## build 58
==> flow/design.v (excerpt) <==
module CPU_6507(
	output [12:0] addr_bus,
	output reg [7:0] d_out,
	input [7:0] d_in,
	output reg wenb,
	input clk,
	input rstb,
	input rdy
);
Size: ~33 I/O pins, about 15000 µm² of cells after synthesis.
Settings: LEC_CHECK=0, ABC_AREA=0, CAP_MARGIN=20, CELL_PAD_IN_SITES_GLOBAL_PLACEMENT=3, CORE_MARGIN=2, CORE_UTILIZATION=40, CTS_CLUSTER_DIAMETER=227, CTS_CLUSTER_SIZE=98, MAX_ROUTING_LAYER=met4, PLACE_DENSITY_LB_ADDON=0.13, SETUP_SLACK_MARGIN=0.99, SLEW_MARGIN=25, TNS_END_PERCENT=65; clock period 7.79 ns.
run.sh (not shown) runs the stock make flow with config.mk's settings and CLKGATE_MAP_FILE=.
## Diff of input files: build 73 against build 58
# build 58
export LEC_CHECK = 0
export ABC_AREA = 0
export CAP_MARGIN = 20
export CELL_PAD_IN_SITES_GLOBAL_PLACEMENT = 3
export CORE_MARGIN = 2
export CORE_UTILIZATION = 40
export CTS_CLUSTER_DIAMETER = 227
export CTS_CLUSTER_SIZE = 98
export MAX_ROUTING_LAYER = met4
export PLACE_DENSITY_LB_ADDON = 0.13
export SETUP_SLACK_MARGIN = 0.99
export SLEW_MARGIN = 25
export TNS_END_PERCENT = 65
create_clock -name core_clock -period 7.79 [get_ports {clk}]
# build 73
export LEC_CHECK = 0
export CAP_MARGIN = 20
export CORE_MARGIN = 2
export CORE_UTILIZATION = 68
export SLEW_MARGIN = 20
create_clock -name core_clock -period 9.02 [get_ports {clk}]
[summary]
- Per the comparison of build 73 with build 58, total power shrank by about 17%; actual slew at the worst max-slew pin grew by 0.059 ns.
- Side by side, global-route usage turned out higher in build 73 than in build 58.
--- input diff build 73..build 40 ---
# build 73
export LEC_CHECK = 0
export CAP_MARGIN = 20
export CORE_MARGIN = 2
export CORE_UTILIZATION = 68
export SLEW_MARGIN = 20
create_clock -name core_clock -period 9.02 [get_ports {clk}]
# build 40
export LEC_CHECK = 0
export CAP_MARGIN = 20
export CORE_MARGIN = 2
export CORE_UTILIZATION = 32
export SLEW_MARGIN = 20
create_clock -name core_clock -period 8.2 [get_ports {clk}]
--- outcome ---
- Build 40: all stages complete, timing, DRC and antenna checks passed
- The logic depth of the worst setup path including buffers reported for build 40 is smaller than that of build 73 by 2.
- Net switching power figure deteriorates in build 40 relative to build 73.
- Summary — cell area power density, build 40 relative to build 73: higher, by 12 nW/µm².
- Cell with the biggest individual delay on the critical path: sky130_fd_sc_hd__o31ai_2 -> build 40, sky130_fd_sc_hd__a211oi_1 -> build 73
- Re synthesized cell count: no difference whatsoever between build 73 and build 40.
- Build 73 -> build 40: area of the die increased by more than 100%
- Comparing build 40 and build 73, wire length reported by the detailed router is lower on build 73.
diff inputs: build 40 => build 51
# build 40
export LEC_CHECK = 0
export CAP_MARGIN = 20
export CORE_MARGIN = 2
export CORE_UTILIZATION = 32
export SLEW_MARGIN = 20
create_clock -name core_clock -period 8.2 [get_ports {clk}]
# build 51
export LEC_CHECK = 0
export ABC_AREA = 1
export CAP_MARGIN = 20
export CORE_MARGIN = 2
export CORE_UTILIZATION = 72
export CTS_CLUSTER_DIAMETER = 95
export SLEW_MARGIN = 20
create_clock -name core_clock -period 4.45 [get_ports {clk}]
==> results <==
No stage failed in build 40, and the final checks on the layout all came back clean.
Status(build 51) = ERROR, stage = 5_1_grt
Changes observed in build 51 relative to build 40: simple logic cell fraction of the synthesized area went up by 6.2 points, number of instances in the synthesized netlist went up by 262.
From build 51 to build 40, total of buffers placed on input and output ports did not move at all.
Build 51 vs. build 40: synthesized net count increased about 12%; die outline width decreased 34%.
When build 51 is measured against build 40, its die footprint turns out about 56% lower.
Post-synthesis area per instance in build 51 is about 14% below build 40.
Combined area of all synthesized cells, build 51 vs build 40: down by a few percent
NOTE: placer's final routability congestion estimate in build 51 exceeds that of build 40
| total cell area at the placement stage | build 51 vs build 40 | about 9% higher |
Maximum level of the CTS H-tree came out exactly the same in build 51 and build 40.
Here is what was changed in the inputs of build 36 compared with build 51.
# build 51
export LEC_CHECK = 0
export ABC_AREA = 1
export CAP_MARGIN = 20
export CORE_MARGIN = 2
export CORE_UTILIZATION = 72
export CTS_CLUSTER_DIAMETER = 95
export SLEW_MARGIN = 20
create_clock -name core_clock -period 4.45 [get_ports {clk}]
# build 36
export LEC_CHECK = 0
export CAP_MARGIN = 20
export CORE_MARGIN = 2
export CORE_UTILIZATION = 16
export SLEW_MARGIN = 20
create_clock -name core_clock -period 9.02 [get_ports {clk}]
==> comparison <==
The flow ran to completion for all of build 51 and build 36 but build 51, which stopped partway.
Build 51 never completed; the flow aborted with a tool error in 5_1_grt.
Looking at area of the core across build 51 and build 36, the one that comes out higher is build 36.
Re yosys stat chip area: build 51 and build 36 aren't equal, and the higher value belongs to build 36.
Compared with build 51, build 36 shows placement-stage cell area that has gone down by a few percent.
For the area enclosed by the die boundary, build 36 came in 73000 µm² higher than build 51 did.
Fraction of synthesis flops using an asynchronous set or reset pin: build 36 vs build 51 — no meaningful difference
Build 36 vs. build 51: die span in y now sits higher; placed instance count now sits higher.

---

## v55
CPU_6507 again, from the RTL that the note above started with.
export LEC_CHECK = 0
export ABC_AREA = 1
export CAP_MARGIN = 20
export CORE_MARGIN = 2
export CORE_UTILIZATION = 72
export CTS_CLUSTER_DIAMETER = 95
export PLACE_DENSITY = 0.84
export SETUP_SLACK_MARGIN = -0.31
export SLEW_MARGIN = 20
create_clock -name core_clock -period 4.22 [get_ports {clk}]
v55 did not make it past global routing, where a tool error ended it.
For v24, these inputs were changed with respect to v55:
- SETUP_SLACK_MARGIN removed (was -0.31)
- CTS_CLUSTER_SIZE newly set to 100
- CTS_CLUSTER_DIAMETER removed (was 95)
- CORE_UTILIZATION changed from 72 to 59
- PLACE_DENSITY removed (was 0.84)
- the clock period (ns, I/O delays scaled along) changed from 4.22 to 6.73
Results
The final layout from v24, which completed every stage, passed the timing, DRC and antenna checks at the end of the flow. v55 terminated abnormally: global routing reported GRT-0116. v24 — number of cells upsized or downsized after cts 148 lower, v55 as reference. v55 -> v24: maximum level of the CTS H-tree delta 0, exact match. Core outline area on v24 is up relative to v55. Re x dimension of the die: v24 is about 10% up on v55. Detailed placement HPWL delta (v24 − v55): favourable. Of v55 and v24, v55 shows the lower area of the chip, with v24 above it.
What v31 does differently from v24 at the input level:
- CORE_UTILIZATION now 72, was 59
- CTS_CLUSTER_SIZE now 99, was 100
- CTS_CLUSTER_DIAMETER now 197, previously not set
- the clock period (ns, I/O delays scaled along) now 2.6, was 6.73
==> results <==
v31: it failed with a tool error in detailed placement, so there are no final results.
Comparing v31 against v24, there is no change at all in top-level I/O count.
The core utilization before placement in v31 was higher than what v24 gave.
Compared to v24, v31 was floorplanned on a smaller die.
Taking v24 as the reference, in v31 number of library cell types mapped by synthesis stayed essentially flat, die extent in y fell by about 9%, synthesized cell count stayed essentially flat.
Per the comparison of v31 with v24, share of flip-flops with an asynchronous set or reset shows no meaningful change, routability congestion estimate shows an increase of about 8%.

---

Setup of try-lagoon:
CPU_6507 again, from the RTL that the note above started with.
clock: 14.0 ns
lec_check: 0
abc_area: 1
cap_margin: 20
cell_pad_in_sites_detail_placement: 2
cell_pad_in_sites_global_placement: 0
core_margin: 2
core_utilization: 49
cts_cluster_diameter: 305
cts_cluster_size: 93
max_routing_layer: met4
place_density_lb_addon: 0.19
setup_slack_margin: -0.52
slew_margin: 25
Seen in the log of try-lagoon: DPL-0033 during 3_5_place_dp, after which the run never completed.
Relative to try-lagoon, the following input files were edited for try-delta:
==> flow/config.mk <==
export PLATFORM = sky130hd
export DESIGN_NAME = CPU_6507
export DESIGN_NICKNAME = CPU_6507
export VERILOG_FILES = /design/flow/design.v
export SDC_FILE = /design/flow/constraint.sdc
export NUM_CORES = 4
export LEC_CHECK = 0
export ABC_AREA = 0
export CAP_MARGIN = 20
export CELL_PAD_IN_SITES_GLOBAL_PLACEMENT = 0
export CORE_MARGIN = 2
export CORE_UTILIZATION = 65
export CTS_CLUSTER_DIAMETER = 358
export CTS_CLUSTER_SIZE = 43
export MAX_ROUTING_LAYER = met4
export SLEW_MARGIN = 25
export TNS_END_PERCENT = 65
==> flow/constraint.sdc <==
create_clock -name core_clock -period 7.79 [get_ports {clk}]
set_input_delay 1.5580 -clock core_clock [delete_from_list [all_inputs] [get_ports {clk}]]
set_output_delay 1.5580 -clock core_clock [all_outputs]
set_load 0.01 [all_outputs]
### Flow results
The sole clean run among try-delta and try-lagoon is try-delta. Overall die area: try-delta < try-lagoon. Compared with try-lagoon, try-delta shows post-synthesis instance area that has gone up by a few percent. The lower total core area of try-delta and try-lagoon is in try-delta. Diff try-lagoon -> try-delta | die height | down by more than 10%.
Setup changes, try-delta to try-willow
==> flow/config.mk <==
export PLATFORM = sky130hd
export DESIGN_NAME = CPU_6507
export DESIGN_NICKNAME = CPU_6507
export VERILOG_FILES = /design/flow/design.v
export SDC_FILE = /design/flow/constraint.sdc
export NUM_CORES = 4
export LEC_CHECK = 0
export CAP_MARGIN = 20
export CORE_MARGIN = 2
export CORE_UTILIZATION = 68
export SLEW_MARGIN = 20
==> flow/constraint.sdc <==
create_clock -name core_clock -period 14.3 [get_ports {clk}]
set_input_delay 2.8600 -clock core_clock [delete_from_list [all_inputs] [get_ports {clk}]]
set_output_delay 2.8600 -clock core_clock [all_outputs]
set_load 0.01 [all_outputs]
==> comparison <==
- try-willow ended with every stage complete and zero timing, DRC or antenna violations.
- Per the comparison of try-willow with try-delta, routed wire length went down by 1.6%; combinational share of power went down by 0.6 points; total chip power went down by 46%; cell count went down by 37; area of placed instances went down by 210 um2.
### try-willow -> try-cedar
diff --git a/flow/config.mk b/flow/config.mk
--- a/flow/config.mk
+++ b/flow/config.mk
@@ -8,4 +8,5 @@
 export CAP_MARGIN = 20
 export CORE_MARGIN = 2
-export CORE_UTILIZATION = 68
+export CORE_UTILIZATION = 64
+export SETUP_SLACK_MARGIN = 1.95
 export SLEW_MARGIN = 20
==> flow/constraint.sdc <==
create_clock -name core_clock -period 6.74 [get_ports {clk}]
set_input_delay 1.3480 -clock core_clock [delete_from_list [all_inputs] [get_ports {clk}]]
set_output_delay 1.3480 -clock core_clock [all_outputs]
set_load 0.01 [all_outputs]
[summary]
Tally of filler cells in the layout: try-cedar < try-willow
The startpoint of the worst setup timing path comes out d_in[1] in one run and d_in[5] in the other, namely in try-cedar and try-willow respectively.
The sequential share of layout area of try-cedar falls short of that of try-willow by 1.9 points.
try-willow → try-cedar: clock power increased 120%; final RePlAce weighted congestion increased about 1%; count of plain and timing-repair buffers increased 138; post-route fraction of the period consumed by the critical path increased 18 points; number of DRC markers in iteration 0 increased about 20%.
try-willow → try-cedar: total power climbed about 150%; critical path depth barely changed; design area climbed about 15%.
Routed wire length: try-cedar vs try-willow up 11%
Worst setup path endpoint = d_out[4]: try-willow; worst setup path endpoint = Y[7]: try-cedar
The final layout from try-cedar, which completed every stage, passed the timing, DRC and antenna checks at the end of the flow.
Power is estimated from default activity; no workload was simulated.
